## run A
## median
module median
#(
    parameter MEM_DATA_WIDTH = 32,
    parameter LUT_ADDR_WIDTH = 10,  
    parameter MEM_ADDR_WIDTH = 10,  
    parameter PIXEL_DATA_WIDTH = 8,
    parameter IMG_WIDTH  = 320,
    parameter IMG_HEIGHT = 320
)(
    input clk,  
    input rst_n,  
    input [31:0] word0,
    input [31:0] word1,
    input [31:0] word2,
    output [PIXEL_DATA_WIDTH-1:0] pixel1,
    output [PIXEL_DATA_WIDTH-1:0] pixel2,
    output [PIXEL_DATA_WIDTH-1:0] pixel3,
    output [PIXEL_DATA_WIDTH-1:0] pixel4,
    output [LUT_ADDR_WIDTH-1:0] raddr_a,
    output [LUT_ADDR_WIDTH-1:0] raddr_b,
    output [LUT_ADDR_WIDTH-1:0] raddr_c,
    output [MEM_ADDR_WIDTH-1:0] waddr
);
Size in the first run: ~3600 cells after synthesis, ~170 I/O pins, roughly 22000 sq um of cells after synthesis.
make LEC_CHECK=0 ABC_AREA=1 CAP_MARGIN=20 CORE_MARGIN=2 CORE_UTILIZATION=71 CTS_CLUSTER_DIAMETER=221 CTS_CLUSTER_SIZE=37 SETUP_SLACK_MARGIN=-0.58 SLEW_MARGIN=20 finish   # period 24.4 ns
run.sh (not shown) runs the stock make flow with config.mk's settings and CLKGATE_MAP_FILE=.
Here is what was changed in the inputs of run B compared with run A.
- CORE_UTILIZATION changed from 71 to 40
- CTS_CLUSTER_SIZE removed (was 37)
- CTS_CLUSTER_DIAMETER removed (was 221)
- SETUP_SLACK_MARGIN removed (was -0.58)
- ABC_AREA removed (was 1)
- the clock period (ns, I/O delays scaled along) changed from 24.4 to 30.0
## What came out
- From run A to run B the numbers moved as follows: via count of the routed design -1698; count of multi-input combinational gates -255; met2 capacity usage during global routing -30 points; flip-flop and latch share of the layout cell area -0.94 points.
- Hold slack (higher): run A
- Having completed the whole flow, run B delivered a layout that passed the timing, design-rule and antenna checks.
- The depth of the critical timing path with buffers and inverters included in run B was higher than what run A gave.
Edits applied to the flow inputs when going from run B to run C:
- an added CTS_CLUSTER_DIAMETER of 251
- a change of CORE_UTILIZATION from 40 to 41
- an added CORE_ASPECT_RATIO of 0.5
- an added PLACE_DENSITY_LB_ADDON of 0.1
- an added SETUP_SLACK_MARGIN of -1.39
- an added ABC_AREA of 1
- an added CTS_CLUSTER_SIZE of 98
- an added GPL_ROUTABILITY_DRIVEN of 0
Findings:
Flop share of the area: run B and run C compared, lower one is run B
Run C ends up with lower routed length on met1 than run B does.
Measured against each other, run B and run C differ in area inside the core boundary, the higher figure coming from run B.
Compared with run B, run C shows a higher maximum number of pins on one net before global-route repair.
Compared run C vs run B, and synthesized area is down in run C.
Diff run B -> run C | maximum fanout encountered on the critical timing path | up by more than a quarter
diff inputs: run C => run D
- swapping 251 for 184 in CTS_CLUSTER_DIAMETER
- swapping -1.39 for -0.85 in SETUP_SLACK_MARGIN
- swapping 98 for 100 in CTS_CLUSTER_SIZE
- swapping 41 for 22 in CORE_UTILIZATION
- clearing GPL_ROUTABILITY_DRIVEN, which used to be 0
- clearing PLACE_DENSITY_LB_ADDON, which used to be 0.1
Notes after the runs:
- [compare] base=run C new=run D: clock insertion delay at the later pin of the skew report grew by 0.03 ns; overall die width rose 36%; sequential fraction of total cell area lower.
- Worst slack on hold paths delta (run D -> run C): insignificant
- The setup slack of run D is smaller than that of run C.
- Across both runs, die area was higher for run D than for run C.
- The global-route track usage on met2 number comes out lower for run D vs run C.
- In run D relative to run C, critical path depth had gone down by a few percent.
Here is what was changed in the inputs of run E compared with run D.
- an added GPL_ROUTABILITY_DRIVEN of 0
- an added TNS_END_PERCENT of 80
- a deleted CTS_CLUSTER_SIZE that had been 100
- an added CELL_PAD_IN_SITES_DETAIL_PLACEMENT of 2
- a deleted CORE_ASPECT_RATIO that had been 0.5
- a change of SETUP_SLACK_MARGIN from -0.85 to 5.0
- a change of CTS_CLUSTER_DIAMETER from 184 to 44
- a change of CORE_UTILIZATION from 22 to 40
- an added HOLD_SLACK_MARGIN of 0.23
- a change of CAP_MARGIN from 20 to 35
==> results <==
- Flow for run E halted at clock tree synthesis (4_1_cts), error code DPL-0033.
- Run E and run D ended up with nearly the same register share after synthesis.
- Reported for run E and run D, post-synth tally of flip-flops with integrated enable turned out identical to the last digit.
- Between run E and run D, it is run E whose half-perimeter wire length after placement is higher, by about 75%.
- Looking at instance area at placement across run E and run D, the one that comes out lower is run E.
- The y dimension of the die reported for run E is greater than that of run D by 11 microns.
- Looking at worst-case setup slack after placement, run E sits below run D.
- Total instance count after detailed placement was higher in the run labelled run D.

median again, from the RTL that the note above started with.
clock: 16.7 ns
lec_check: 0
cap_margin: 35
cell_pad_in_sites_global_placement: 1
core_margin: 3
core_utilization: 68
cts_cluster_diameter: 140
cts_cluster_size: 97
min_routing_layer: met1
place_density_lb_addon: 0.02
setup_slack_margin: 1.81
slew_margin: 20
The starting point stopped in global placement without I/O on FLW-0024.
Then changed:
CAP_MARGIN = 20   (was 35)
CELL_PAD_IN_SITES_GLOBAL_PLACEMENT = unset   (was 1)
CORE_MARGIN = 2   (was 3)
CORE_UTILIZATION = 72   (was 68)
CTS_CLUSTER_DIAMETER = unset   (was 140)
CTS_CLUSTER_SIZE = unset   (was 97)
MIN_ROUTING_LAYER = unset   (was met1)
PLACE_DENSITY = 0.66   (was unset)
PLACE_DENSITY_LB_ADDON = unset   (was 0.02)
SETUP_SLACK_MARGIN = -1.43   (was 1.81)
clock period = 23.7 ns   (was 16.7 ns; I/O delays follow)
After rerunning:
- The new run finished but fails on capacitance limit, slew limit, setup timing
- die area shrinks by 7.4%
- area after synthesis does not change
- synthesized cell count does not change

Starting RTL as in the previous note.
// median
module median
#(
    parameter MEM_DATA_WIDTH = 32,
    parameter LUT_ADDR_WIDTH = 10,  
    parameter MEM_ADDR_WIDTH = 10,  
    parameter PIXEL_DATA_WIDTH = 8,
    parameter IMG_WIDTH  = 320,
    parameter IMG_HEIGHT = 320
)(
    input clk,  
    input rst_n,  
    input [31:0] word0,
    input [31:0] word1,
    input [31:0] word2,
    output [PIXEL_DATA_WIDTH-1:0] pixel1,
    output [PIXEL_DATA_WIDTH-1:0] pixel2,
    output [PIXEL_DATA_WIDTH-1:0] pixel3,
    output [PIXEL_DATA_WIDTH-1:0] pixel4,
    output [LUT_ADDR_WIDTH-1:0] raddr_a,
    output [LUT_ADDR_WIDTH-1:0] raddr_b,
    output [LUT_ADDR_WIDTH-1:0] raddr_c,
    output [MEM_ADDR_WIDTH-1:0] waddr
);
clock: 30.0 ns
lec_check: 0
abc_area: 1
cap_margin: 15
cell_pad_in_sites_global_placement: 1
core_margin: 2
core_utilization: 40
cts_cluster_diameter: 181
max_routing_layer: met4
min_routing_layer: met1
setup_slack_margin: 5.0
slew_margin: 20
Change:
ABC_AREA = unset   (was 1)
CAP_MARGIN = 20   (was 15)
CELL_PAD_IN_SITES_GLOBAL_PLACEMENT = unset   (was 1)
CORE_UTILIZATION = 39   (was 40)
CTS_CLUSTER_DIAMETER = 184   (was 181)
CTS_CLUSTER_SIZE = 100   (was unset)
MAX_ROUTING_LAYER = unset   (was met4)
MIN_ROUTING_LAYER = unset   (was met1)
SETUP_SLACK_MARGIN = unset   (was 5.0)
After rerunning:
- worst hold slack gets better by 0.0043 ns
- cell count shrinks by roughly a tenth
- final area rose by a few percent
- sequential share of layout area fell by 0.31 points
Change:
ABC_AREA = 1   (was unset)
CORE_ASPECT_RATIO = 0.71   (was unset)
CORE_UTILIZATION = 22   (was 39)
Effect:
- The changed run completed without violations
- worst hold slack gets worse by 0.015 ns
- cell count is higher by 25%
- cell area goes down by 2.8%
- clock skew barely changes
- first-iteration DRC count is higher by 8.0%
- area after synthesis decreases by 4.5%
- wire length went up by 2.1%
- utilization went down by 20 points
Change:
ABC_AREA = unset   (was 1)
CAP_MARGIN = 35   (was 20)
CORE_ASPECT_RATIO = unset   (was 0.71)
CORE_UTILIZATION = 40   (was 22)
CTS_CLUSTER_DIAMETER = 44   (was 184)
CTS_CLUSTER_SIZE = unset   (was 100)
SETUP_SLACK_MARGIN = 5.0   (was unset)
What happened: The new run passed the timing, design-rule and antenna checks; wire length climbs by 8.7%; flip-flop count does not change; synthesized area climbs by 4.8%.

Setup of pepper:
Starting RTL as in the previous note.
make LEC_CHECK=0 CAP_MARGIN=5 CORE_MARGIN=2 CORE_UTILIZATION=70 CTS_CLUSTER_DIAMETER=48 CTS_CLUSTER_SIZE=40 PLACE_DENSITY=0.64 SETUP_SLACK_MARGIN=3.96 SLEW_MARGIN=20 finish   # period 17.4 ns
Stage in which a tool error killed pepper: clock tree synthesis (4_1_cts).
Input-level comparison between raven and pepper:
# pepper
export LEC_CHECK = 0
export CAP_MARGIN = 5
export CORE_MARGIN = 2
export CORE_UTILIZATION = 70
export CTS_CLUSTER_DIAMETER = 48
export CTS_CLUSTER_SIZE = 40
export PLACE_DENSITY = 0.64
export SETUP_SLACK_MARGIN = 3.96
export SLEW_MARGIN = 20
create_clock -name core_clock -period 17.4 [get_ports {clk}]
# raven
export LEC_CHECK = 0
export CAP_MARGIN = 40
export CORE_MARGIN = 2
export CORE_UTILIZATION = 72
export CTS_CLUSTER_DIAMETER = 48
export CTS_CLUSTER_SIZE = 40
export PLACE_DENSITY = 0.67
export SETUP_SLACK_MARGIN = -0.42
export SLEW_MARGIN = 20
create_clock -name core_clock -period 17.4 [get_ports {clk}]
==> comparison <==
raven failed in detailed placement (3_5_place_dp) with DPL-0038.
Summary of raven over pepper: synthesis-stage register bit count roughly the same, tally of unique sky130hd cells used after synthesis roughly the same, count of boundary I/O pins roughly the same, core area lower.
Measured against each other, pepper and raven differ in core utilization before placement, the lower figure coming from pepper.
Compared raven vs pepper, and total die size is down in raven.
Across both runs, die extent in y was lower for raven than for pepper.
Higher die span in x was reported by pepper, not raven.
Looking at pepper and raven, the number of nets at floorplan is a wash.
--- input diff raven..juniper ---
# raven
export LEC_CHECK = 0
export CAP_MARGIN = 40
export CORE_MARGIN = 2
export CORE_UTILIZATION = 72
export CTS_CLUSTER_DIAMETER = 48
export CTS_CLUSTER_SIZE = 40
export PLACE_DENSITY = 0.67
export SETUP_SLACK_MARGIN = -0.42
export SLEW_MARGIN = 20
create_clock -name core_clock -period 17.4 [get_ports {clk}]
# juniper
export LEC_CHECK = 0
export CAP_MARGIN = 20
export CORE_MARGIN = 2
export CORE_UTILIZATION = 58
export SLEW_MARGIN = 20
create_clock -name core_clock -period 16.2 [get_ports {clk}]
### Flow results
Reported for raven and juniper, I/O pin count turned out identical to the last digit.
As far as fraction of registers with async set or reset after synthesis goes, juniper and raven are indistinguishable; the numbers are identical.
Diff raven -> juniper: placeable core area picked up an extra 0.0080 mm^2; sequential-to-total area share from yosys stat neither gained nor lost much.
Re synthesized netlist net count: no difference whatsoever between raven and juniper.
Diff raven and juniper: vertical extent of the die higher in juniper
Delta (juniper minus raven): floorplan die width higher; fraction of the mapped netlist area in adder cells saw little to no change.
Comparing raven and juniper, the higher placement row count is on juniper.
juniper never completed, since it errored out during global routing (5_1_grt).
On die footprint, raven beats juniper.
Post-synthesis cell count from yosys across raven and juniper: no real change.
The following lists how fjord was set up differently from juniper:
# juniper
export LEC_CHECK = 0
export CAP_MARGIN = 20
export CORE_MARGIN = 2
export CORE_UTILIZATION = 58
export SLEW_MARGIN = 20
create_clock -name core_clock -period 16.2 [get_ports {clk}]
# fjord
export LEC_CHECK = 0
export ABC_AREA = 1
export CAP_MARGIN = 20
export CORE_MARGIN = 2
export CORE_UTILIZATION = 59
export CTS_CLUSTER_DIAMETER = 347
export CTS_CLUSTER_SIZE = 95
export SLEW_MARGIN = 20
create_clock -name core_clock -period 16.3 [get_ports {clk}]
Findings:
- Comparing juniper and fjord, the higher synthesized-area fraction occupied by xor and xnor cells is on juniper.
- Relative to juniper, post-place instance area has decreased by 18% in fjord.
- fjord: post-CTS setup buffer count is 60% lower than what juniper reported.
- fjord vs juniper: total half-perimeter wirelength after legalization and detailed placement down
- The layout from fjord, despite a flow that completed every stage, fails the layout checks, with the failing checks listed as setup timing.
- juniper: it failed with a tool error in global routing (5_1_grt), so there are no final results.
- Between juniper and fjord, the sequential share of the synthesized area is higher for fjord.
- Compared with juniper, in fjord quantity of gates resized following cts dropped 311; post-synthesis cell count from yosys climbed 464.
- Of juniper and fjord, the run reporting the higher number of instances in the synthesized netlist was fjord.
Here is what was changed in the inputs of lagoon compared with fjord.
# fjord
export LEC_CHECK = 0
export ABC_AREA = 1
export CAP_MARGIN = 20
export CORE_MARGIN = 2
export CORE_UTILIZATION = 59
export CTS_CLUSTER_DIAMETER = 347
export CTS_CLUSTER_SIZE = 95
export SLEW_MARGIN = 20
create_clock -name core_clock -period 16.3 [get_ports {clk}]
# lagoon
export LEC_CHECK = 0
export CAP_MARGIN = 20
export CORE_MARGIN = 2
export CORE_UTILIZATION = 68
export CTS_CLUSTER_DIAMETER = 47
export CTS_CLUSTER_SIZE = 42
export SLEW_MARGIN = 20
create_clock -name core_clock -period 16.2 [get_ports {clk}]
### Flow results
lagoon gives more compound-gate portion of the synthesized area than fjord did.
Measured against each other, lagoon and fjord differ in cell count after synthesis, the higher figure coming from fjord.
Against fjord, placer's final routability congestion estimate in lagoon rose by more than 10%.
lagoon never completed; the flow aborted with a tool error in clock tree synthesis (4_1_cts).
The layout from fjord, despite a flow that completed every stage, fails the layout checks, with the failing checks listed as setup timing.

== red ==
Starting RTL as in the previous note.
clock: 46.9 ns
lec_check: 0
abc_area: 0
cap_margin: 0
cell_pad_in_sites_detail_placement: 2
cell_pad_in_sites_global_placement: 3
core_aspect_ratio: 1.76
core_margin: 6
core_utilization: 45
cts_cluster_diameter: 110
cts_cluster_size: 72
gpl_routability_driven: 1
gpl_timing_driven: 0
max_routing_layer: met5
min_routing_layer: met1
place_density: 0.39
slew_margin: 15
red did not make it past 3_3_place_gp, where a tool error ended it.
## Diff of input files: blue against red
Settings: changing CTS_CLUSTER_DIAMETER from 110 to 48; removing GPL_TIMING_DRIVEN (formerly 0); changing CORE_UTILIZATION from 45 to 68; removing GPL_ROUTABILITY_DRIVEN (formerly 1); removing ABC_AREA (formerly 0); removing PLACE_DENSITY (formerly 0.39); removing MIN_ROUTING_LAYER (formerly met1); removing MAX_ROUTING_LAYER (formerly met5); removing CELL_PAD_IN_SITES_DETAIL_PLACEMENT (formerly 2); changing CAP_MARGIN from 0 to 5; changing CTS_CLUSTER_SIZE from 72 to 40; changing SLEW_MARGIN from 15 to 20; changing CORE_MARGIN from 6 to 2; removing CELL_PAD_IN_SITES_GLOBAL_PLACEMENT (formerly 3); removing CORE_ASPECT_RATIO (formerly 1.76); changing the clock period (ns, I/O delays scaled along) from 46.9 to 17.4.
Results
- Status: blue FAILED at 4_1_cts (tool error)
- Relative to red, site row count has gone down in blue.
- Height of the die (lower): blue
- The horizontal die dimension reported for blue is greater than that of red by 3.0%.
- blue vs red: core footprint down by more than a quarter
- Against red, area of the die in blue came out better.
- blue — effective utilization at floorplan 24 points higher, red as reference
Changes in green relative to blue:
Settings: an added SETUP_SLACK_MARGIN of -0.48; a change of the clock period (ns, I/O delays scaled along) from 17.4 to 15.1.
green never completed; the flow aborted with a tool error in 3_5_place_dp. green against blue: synthesized-area fraction occupied by and/or/nand/nor cells has remained practically unchanged; post-synthesis average cell area has remained practically unchanged; sequential share of the synthesized area has remained practically unchanged; chip footprint has remained practically unchanged. blue → green: area figure in the yosys stat output ~0 delta; post-synthesis cell type count comparable. blue -> green: die outline height delta 0, exact match.
Changes in orange relative to green:
Settings: clearing SETUP_SLACK_MARGIN, which used to be -0.48; clearing CTS_CLUSTER_SIZE, which used to be 40; swapping 68 for 64 in CORE_UTILIZATION; clearing CTS_CLUSTER_DIAMETER, which used to be 48; swapping 5 for 20 in CAP_MARGIN; swapping 15.1 for 14.2 in the clock period (ns, I/O delays scaled along).
Findings:
- orange never completed, since it errored out during 4_1_cts.
- When the final numbers for orange and green were put side by side, the core utilization before placement turned out to be greater in green.
- Vertical die size, orange vs green: up by a few percent
- From green to orange the numbers moved as follows: number of standard-cell rows in the floorplan went up 2, chip area from the yosys synthesis statistics held.
